==> run G: inputs <==
==> flow/design.v <==
module count_fifo #(   
    parameter DATA_WIDTH = 8,
    parameter FIFO_DEPTH = 4
) (
    input logic clk,
    input logic rst,
    input logic wr_en,
    input logic rd_en,
    input logic [DATA_WIDTH-1:0] wdata,
    output logic [DATA_WIDTH-1:0] rdata,
    output logic full,
    output logic empty
);
  localparam ADDR_WIDTH = $clog2(FIFO_DEPTH);
  logic [DATA_WIDTH-1:0] fifo_mem[FIFO_DEPTH];
  logic [ADDR_WIDTH-1:0] write_ptr, read_ptr;
  logic [ADDR_WIDTH:0] fifo_count;
  always_ff @(posedge clk) begin
    if (rst) begin
      write_ptr  <= 0;
      read_ptr   <= 0;
      fifo_count <= 0;
    end else begin
      case ({
        wr_en, rd_en
      })
        2'b10:   fifo_count <= fifo_count + 1;
        2'b01:   fifo_count <= fifo_count - 1;
        default: fifo_count <= fifo_count;
      endcase
      if (wr_en && !full) begin
        fifo_mem[write_ptr] <= wdata;
        write_ptr <= write_ptr + 1;
      end
      if (rd_en && !empty) begin
        rdata <= fifo_mem[read_ptr];
        read_ptr <= read_ptr + 1;
      end
    end
  end
  assign full  = (fifo_count == FIFO_DEPTH);
  assign empty = (fifo_count == 0);
endmodule
module le_fifo #(
    parameter DATA_WIDTH = 8,
    parameter FIFO_DEPTH = 4
) (
    input logic clk,
    input logic rst,
    input logic wr_en,
    input logic rd_en,
    input logic [DATA_WIDTH-1:0] wdata,
    output logic [DATA_WIDTH-1:0] rdata,
    output logic full,
    output logic empty
);
  localparam ADDR_WIDTH = $clog2(FIFO_DEPTH);
  logic [DATA_WIDTH-1:0] fifo_mem[FIFO_DEPTH];
  logic [ADDR_WIDTH-1:0] write_ptr, read_ptr;
  always_ff @(posedge clk) begin
    if (rst) begin
      write_ptr <= 0;
      read_ptr  <= 0;
    end else begin
      if (wr_en && !full) begin
        fifo_mem[write_ptr] <= wdata;
        write_ptr <= write_ptr + 1;
      end
      if (rd_en && !empty) begin
        rdata <= fifo_mem[read_ptr];
        read_ptr <= read_ptr + 1;
      end
    end
  end
  assign full  = ((write_ptr + 1'b1) == read_ptr);
  assign empty = (write_ptr == read_ptr);
endmodule
module wbit_fifo #(
    parameter DATA_WIDTH = 8,
    parameter FIFO_DEPTH = 4
) (
    input logic clk,
    input logic rst,
    input logic wr_en,
    input logic rd_en,
    input logic [DATA_WIDTH-1:0] wdata,
    output logic [DATA_WIDTH-1:0] rdata,
    output logic full,
    output logic empty
);
  localparam ADDR_WIDTH = $clog2(FIFO_DEPTH);
  logic [DATA_WIDTH-1:0] fifo_mem[FIFO_DEPTH];
  logic [ADDR_WIDTH:0] write_ptr, read_ptr;
  logic wrap_around;
  always_ff @(posedge clk) begin
    if (rst) begin
      write_ptr <= 0;
      read_ptr  <= 0;
    end else begin
      if (wr_en && !full) begin
        fifo_mem[write_ptr[ADDR_WIDTH-1:0]] <= wdata;
        write_ptr <= write_ptr + 1;
      end
      if (rd_en && !empty) begin
        rdata <= fifo_mem[read_ptr[ADDR_WIDTH-1:0]];
        read_ptr <= read_ptr + 1;
      end
    end
  end
  assign wrap_around = (write_ptr[ADDR_WIDTH] ^ read_ptr[ADDR_WIDTH]);
  assign full = wrap_around & (write_ptr[ADDR_WIDTH-1:0] == read_ptr[ADDR_WIDTH-1:0]);
  assign empty = (write_ptr == read_ptr);
endmodule
module uart_tx #(
    parameter DATA_WIDTH = 8,
    parameter FIFO_DEPTH = 16
) (
    input logic clk_i,
    input logic rst_ni,
    input logic [15:0] baud_div_i,
    input logic tx_we_i,      
    input logic tx_en_i,      
    input logic [DATA_WIDTH-1:0] din_i,  
    output logic empty_o,   
    output logic full_o,    
    output logic tx_bit_o   
);
  localparam COUNTER_WIDTH = $clog2(DATA_WIDTH);
  logic                     rd_en;   
  logic [   DATA_WIDTH-1:0] data;   
  logic [   DATA_WIDTH-1:0] data_q;   
  logic [COUNTER_WIDTH-1:0] bit_counter;   
  logic [             15:0] baud_counter;   
  typedef enum logic [1:0] {
    IDLE,            
    SENDING_START,   
    SENDING_DATA,    
    SENDING_STOP     
  } state_t;
  state_t state, next_state;
  wbit_fifo #(
      .DATA_WIDTH(DATA_WIDTH),
      .FIFO_DEPTH(FIFO_DEPTH)
  ) tx_buffer (
      .clk  (clk_i),
      .rst  (!rst_ni),
      .wr_en(tx_we_i),
      .rd_en(rd_en),
      .wdata(din_i),
      .rdata(data),
      .full (full_o),
      .empty(empty_o)
  );
  always_comb begin
    next_state = state;
    rd_en = 1'b0;   
    unique case (state)
      IDLE: begin
        if (tx_en_i && !empty_o) begin
          rd_en = 1'b1;
          next_state = SENDING_START;
        end
      end
      SENDING_START: begin
        if (baud_counter == baud_div_i - 1) begin
          next_state = SENDING_DATA;
        end
      end
      SENDING_DATA: begin
        if (baud_counter == baud_div_i - 1 && bit_counter == DATA_WIDTH - 1) begin
          next_state = SENDING_STOP;
        end
      end
      SENDING_STOP: begin
        if (baud_counter == baud_div_i - 1) begin
          if (tx_en_i && !empty_o) begin
            rd_en = 1'b1;
            next_state = SENDING_START;
          end else begin
            next_state = IDLE;
          end
        end
      end
    endcase
    case (state)
      IDLE:          tx_bit_o = 1'b1;
      SENDING_START: tx_bit_o = 1'b0;
      SENDING_DATA:  tx_bit_o = data_q[bit_counter];
      SENDING_STOP:  tx_bit_o = 1'b1;
      default:       tx_bit_o = 1'b1;
    endcase
  end
  always_ff @(posedge clk_i or negedge rst_ni) begin
    if (!rst_ni) begin
      state <= IDLE;
      baud_counter <= 0;
      bit_counter <= 0;
      data_q <= '1;
    end else begin
      state <= next_state;
      if (state == IDLE) begin
        baud_counter <= 0;
      end else if (baud_counter == baud_div_i - 1) begin
        baud_counter <= 0;
      end else begin
        baud_counter <= baud_counter + 1;
      end
      if (baud_counter == baud_div_i - 1) begin
        case (state)
          IDLE: begin
            bit_counter <= 0;
          end
          SENDING_START: begin
            bit_counter <= 0;
            data_q <= data;
          end
          SENDING_DATA: begin
            if (bit_counter < DATA_WIDTH - 1) begin
              bit_counter <= bit_counter + 1;
            end
          end
          SENDING_STOP: begin
            bit_counter <= 0;
          end
          default: ;
        endcase
      end
    end
  end
endmodule
module uart_rx #(
    parameter DATA_WIDTH = 8,
    parameter FIFO_DEPTH = 16
) (
    input logic        clk_i,        
    input logic        rst_ni,       
    input logic [15:0] baud_div_i,   
    input logic        rx_re_i,      
    input logic        rx_en_i,      
    input logic        rx_bit_i,     
    output logic [DATA_WIDTH-1:0] dout_o,   
    output logic                  full_o,   
    output logic                  empty_o   
);
  localparam COUNTER_WIDTH = $clog2(DATA_WIDTH + 1);
  logic [   DATA_WIDTH-1:0] rx_data_reg;   
  logic [COUNTER_WIDTH-1:0] bit_counter;   
  logic [             15:0] baud_counter;   
  typedef enum logic [1:0] {
    IDLE,   
    START_BIT,   
    DATA_BITS,   
    STOP_BIT   
  } state_t;
  state_t state, next_state;
  logic mid_tick;
  logic end_tick;
  logic rx_we;
  assign mid_tick = (baud_counter == (baud_div_i >> 1));
  assign end_tick = (baud_counter == baud_div_i);
  wbit_fifo #(
      .DATA_WIDTH(DATA_WIDTH),
      .FIFO_DEPTH(FIFO_DEPTH)
  ) rx_buffer (
      .clk  (clk_i),
      .rst  (!rst_ni),
      .wr_en(rx_we),
      .rd_en(rx_re_i),
      .wdata(rx_data_reg),
      .rdata(dout_o),
      .full (full_o),
      .empty(empty_o)
  );
  assign rx_we = (state == STOP_BIT) && end_tick;
  always_comb begin
    next_state = state;
    unique case (state)
      IDLE: begin
        if (rx_en_i && !rx_bit_i && !full_o) begin
          next_state = START_BIT;
        end
      end
      START_BIT: begin
        if (mid_tick) begin
          if (!rx_bit_i) begin
            next_state = DATA_BITS;
          end else begin
            next_state = IDLE;
          end
        end
      end
      DATA_BITS: begin
        if (mid_tick && bit_counter == DATA_WIDTH - 1) begin
          next_state = STOP_BIT;
        end
      end
      STOP_BIT: begin
        if (mid_tick) begin
          if (rx_bit_i == 1'b1) begin
            next_state = IDLE;
          end
        end
      end
    endcase
  end
  always_ff @(posedge clk_i or negedge rst_ni) begin
    if (!rst_ni) begin
      state    <= IDLE;
      baud_counter <= '0;
      bit_counter <= '0;
      rx_data_reg <= '0;
    end else begin
      state <= next_state;
      if (state == IDLE || end_tick) begin
        baud_counter <= '0;
      end else begin
        baud_counter <= baud_counter + 1'b1;
      end
      if (mid_tick) begin
        if (state == DATA_BITS) begin
          rx_data_reg[bit_counter] <= rx_bit_i;
          if (bit_counter < DATA_WIDTH - 1) begin
            bit_counter <= bit_counter + 1'b1;
          end
        end else if (state == START_BIT) begin
          bit_counter <= '0;
        end
      end
    end
  end
endmodule
module uart #(
    parameter DATA_WIDTH = 8,
    parameter FIFO_DEPTH = 16
) (
    input  logic        clk_i,        
    input  logic        rst_ni,       
    input  logic        stb_i,        
    input  logic [ 1:0] adr_i,        
    input  logic [ 3:0] byte_sel_i,   
    input  logic        we_i,         
    input  logic [31:0] dat_i,        
    output logic [31:0] dat_o,        
    input  logic        uart_rx_i,    
    output logic        uart_tx_o     
);
  logic                                                                                                               [          15:0] baud_div_reg;   
  logic                                                                                                                                tx_en_reg;   
  logic                                                                                                                                rx_en_reg;   
  logic                                                                                                                                tx_full_o;   
  logic                                                                                                                                tx_empty_o;   
  logic                                                                                                                                rx_full_o;   
  logic                                                                                                                                rx_empty_o;   
  logic                                                                                                                                rx_frame_error;   
  logic                                                                                                                                tx_we_o;   
  logic                                                                                                                                rx_re_o;   
  logic                                                                                                               [DATA_WIDTH-1:0] dout_o;   
  logic                                                                                                               [          31:0] rdata;
  logic                                                                                                                                rd_state;
  assign rx_frame_error = 1'b0;
  enum logic [1:0] {UART_BAUD_ADDR = 2'b00, UART_CTRL_ADDR = 2'b01, UART_STATUS_ADDR = 2'b10, UART_DATA_ADDR = 2'b11}                  uart_reg_e;
  uart_tx #(
      .DATA_WIDTH(DATA_WIDTH),
      .FIFO_DEPTH(FIFO_DEPTH)
  ) uart_tx_inst (
      .clk_i     (clk_i),
      .rst_ni    (rst_ni),
      .baud_div_i(baud_div_reg),
      .tx_we_i   (tx_we_o),
      .tx_en_i   (tx_en_reg),
      .din_i     (dat_i[DATA_WIDTH-1:0]),
      .full_o    (tx_full_o),
      .empty_o   (tx_empty_o),
      .tx_bit_o  (uart_tx_o)
  );
  uart_rx #(
      .DATA_WIDTH(DATA_WIDTH),
      .FIFO_DEPTH(FIFO_DEPTH)
  ) uart_rx_inst (
      .clk_i     (clk_i),
      .rst_ni    (rst_ni),
      .baud_div_i(baud_div_reg),
      .rx_re_i   (rx_re_o),
      .rx_en_i   (rx_en_reg),
      .dout_o    (dout_o),
      .full_o    (rx_full_o),
      .empty_o   (rx_empty_o),
      .rx_bit_i  (uart_rx_i)
  );
  always_ff @(posedge clk_i) begin
    if (!rst_ni) begin
      baud_div_reg <= 16'd0;
      tx_en_reg    <= 1'b0;
      rx_en_reg    <= 1'b0;
    end else if (stb_i && we_i) begin
      unique case (adr_i)
        UART_BAUD_ADDR: begin
          if (byte_sel_i[0] || byte_sel_i[1]) baud_div_reg <= dat_i[15:0];
        end
        UART_CTRL_ADDR: begin
          if (byte_sel_i[0]) begin
            tx_en_reg <= dat_i[0];
            rx_en_reg <= dat_i[1];
          end
        end
        default: ;   
      endcase
    end
  end
  always_comb begin
    tx_we_o = 1'b0;
    rx_re_o = 1'b0;
    if (stb_i) begin
      unique case (adr_i)
        UART_DATA_ADDR: begin
          if (we_i) begin
            tx_we_o = ~tx_full_o;
          end else begin
            rx_re_o = ~rx_empty_o;
          end
        end
        default: ;
      endcase
    end
  end
  always_ff @(posedge clk_i) begin
    if (!rst_ni) begin
      rdata <= '0;
      rd_state <= '0;
    end else begin
      rdata <= rdata;
      rd_state <= stb_i && adr_i == UART_DATA_ADDR && !we_i && !rx_empty_o;
      if (stb_i) begin
        unique case (adr_i)
          UART_BAUD_ADDR:   rdata <= {16'b0, baud_div_reg};
          UART_CTRL_ADDR:   rdata <= {29'b0, rx_en_reg, tx_en_reg};
          UART_STATUS_ADDR: rdata <= {27'b0, rx_frame_error, rx_empty_o, rx_full_o, tx_empty_o, tx_full_o};
          default:          rdata <= '0;
        endcase
      end
    end
  end
  assign dat_o = rd_state ? {{(32 - DATA_WIDTH) {1'b0}}, dout_o} : rdata;
endmodule
==> flow/run.sh <==
#!/bin/bash
# the make line also repeats each setting of config.mk as NAME=value (left out here)
make -C /OpenROAD-flow-scripts/flow DESIGN_CONFIG=/design/flow/config.mk WORK_HOME=/design/flow/orfs CLKGATE_MAP_FILE= finish
==> flow/config.mk <==
export PLATFORM = sky130hd
export DESIGN_NAME = uart
export DESIGN_NICKNAME = uart
export VERILOG_FILES = /design/flow/design.v
export SDC_FILE = /design/flow/constraint.sdc
export NUM_CORES = 4
export LEC_CHECK = 0
export CAP_MARGIN = 0
export CELL_PAD_IN_SITES_GLOBAL_PLACEMENT = 2
export CORE_ASPECT_RATIO = 0.81
export CORE_MARGIN = 2
export CORE_UTILIZATION = 40
export CTS_CLUSTER_DIAMETER = 69
export CTS_CLUSTER_SIZE = 50
export GPL_TIMING_DRIVEN = 0
export HOLD_SLACK_MARGIN = -0.02
export MIN_ROUTING_LAYER = met1
export SETUP_SLACK_MARGIN = 1.93
export SLEW_MARGIN = 5
export TNS_END_PERCENT = 15
==> flow/constraint.sdc <==
create_clock -name core_clock -period 10.0 [get_ports {clk_i}]
set_input_delay 2.0000 -clock core_clock [delete_from_list [all_inputs] [get_ports {clk_i}]]
set_output_delay 2.0000 -clock core_clock [all_outputs]
set_load 0.01 [all_outputs]
==> run R (differences from run G) <==
Settings changed: ABC_AREA set to 1, CAP_MARGIN 0 to 20, CELL_PAD_IN_SITES_GLOBAL_PLACEMENT 2 to not set, CORE_ASPECT_RATIO 0.81 to not set, CORE_UTILIZATION 40 to 72, CTS_CLUSTER_DIAMETER 69 to not set, CTS_CLUSTER_SIZE 50 to 74, GPL_TIMING_DRIVEN 0 to not set, HOLD_SLACK_MARGIN -0.02 to not set, MIN_ROUTING_LAYER met1 to not set, PLACE_DENSITY set to 0.4, SETUP_SLACK_MARGIN 1.93 to 1.58, SLEW_MARGIN 5 to 20, TNS_END_PERCENT 15 to not set.
==> flow/constraint.sdc (replaced) <==
create_clock -name core_clock -period 5.3 [get_ports {clk_i}]
set_input_delay 1.0600 -clock core_clock [delete_from_list [all_inputs] [get_ports {clk_i}]]
set_output_delay 1.0600 -clock core_clock [all_outputs]
set_load 0.01 [all_outputs]
==> run Z (differences from run G) <==
Settings changed: ABC_AREA set to 1, CELL_PAD_IN_SITES_GLOBAL_PLACEMENT 2 to not set, CORE_ASPECT_RATIO 0.81 to not set, CORE_UTILIZATION 40 to 72, CTS_CLUSTER_DIAMETER 69 to 38, CTS_CLUSTER_SIZE 50 to 13, GPL_ROUTABILITY_DRIVEN set to 0, GPL_TIMING_DRIVEN 0 to not set, HOLD_SLACK_MARGIN -0.02 to not set, PLACE_DENSITY_LB_ADDON set to 0.07, SETUP_SLACK_MARGIN 1.93 to 0.34, SLEW_MARGIN 5 to 20, TNS_END_PERCENT 15 to not set.
==> flow/constraint.sdc (replaced) <==
create_clock -name core_clock -period 2.57 [get_ports {clk_i}]
set_input_delay 0.5140 -clock core_clock [delete_from_list [all_inputs] [get_ports {clk_i}]]
set_output_delay 0.5140 -clock core_clock [all_outputs]
set_load 0.01 [all_outputs]
==> qor summary <==
item                                             run G       run Z        run R
Outcome               no timing/DRC/antenna violations  no timing/DRC/antenna violations  no timing/DRC/antenna violations
Clock buffer cells                                  28          60           57
Critical path capture point type           output port        flop  output port
Dpl hpwl                                      28.81 mm    27.40 mm     25.27 mm
Tool Warnings                                       56          58           56
Internal power summed over all cells        0.002521 W   0.01201 W   0.005332 W
Critical path arrival                          2700 ps     2890 ps      2230 ps
Dpl ws                                         5293 ps    34.61 ps      1653 ps
Total clock network power                    0.00130 W   0.00675 W    0.00271 W
Number of cells in Yosys stat                     1211        1700         1700
Finished Cell Area                          19430 um^2  21100 um^2   19460 um^2
Row count                                           68          57           57
Quantity of I/O buffers inserted on ports           39          41           41
Clk network pwr share                            36.7%       41.1%        37.6%
Hold slack                                    493.0 ps    154.0 ps     465.6 ps
CP max stage delay                              550 ps      420 ps       730 ps
Power figures rest on the tool's default switching activity, not on a simulated workload.
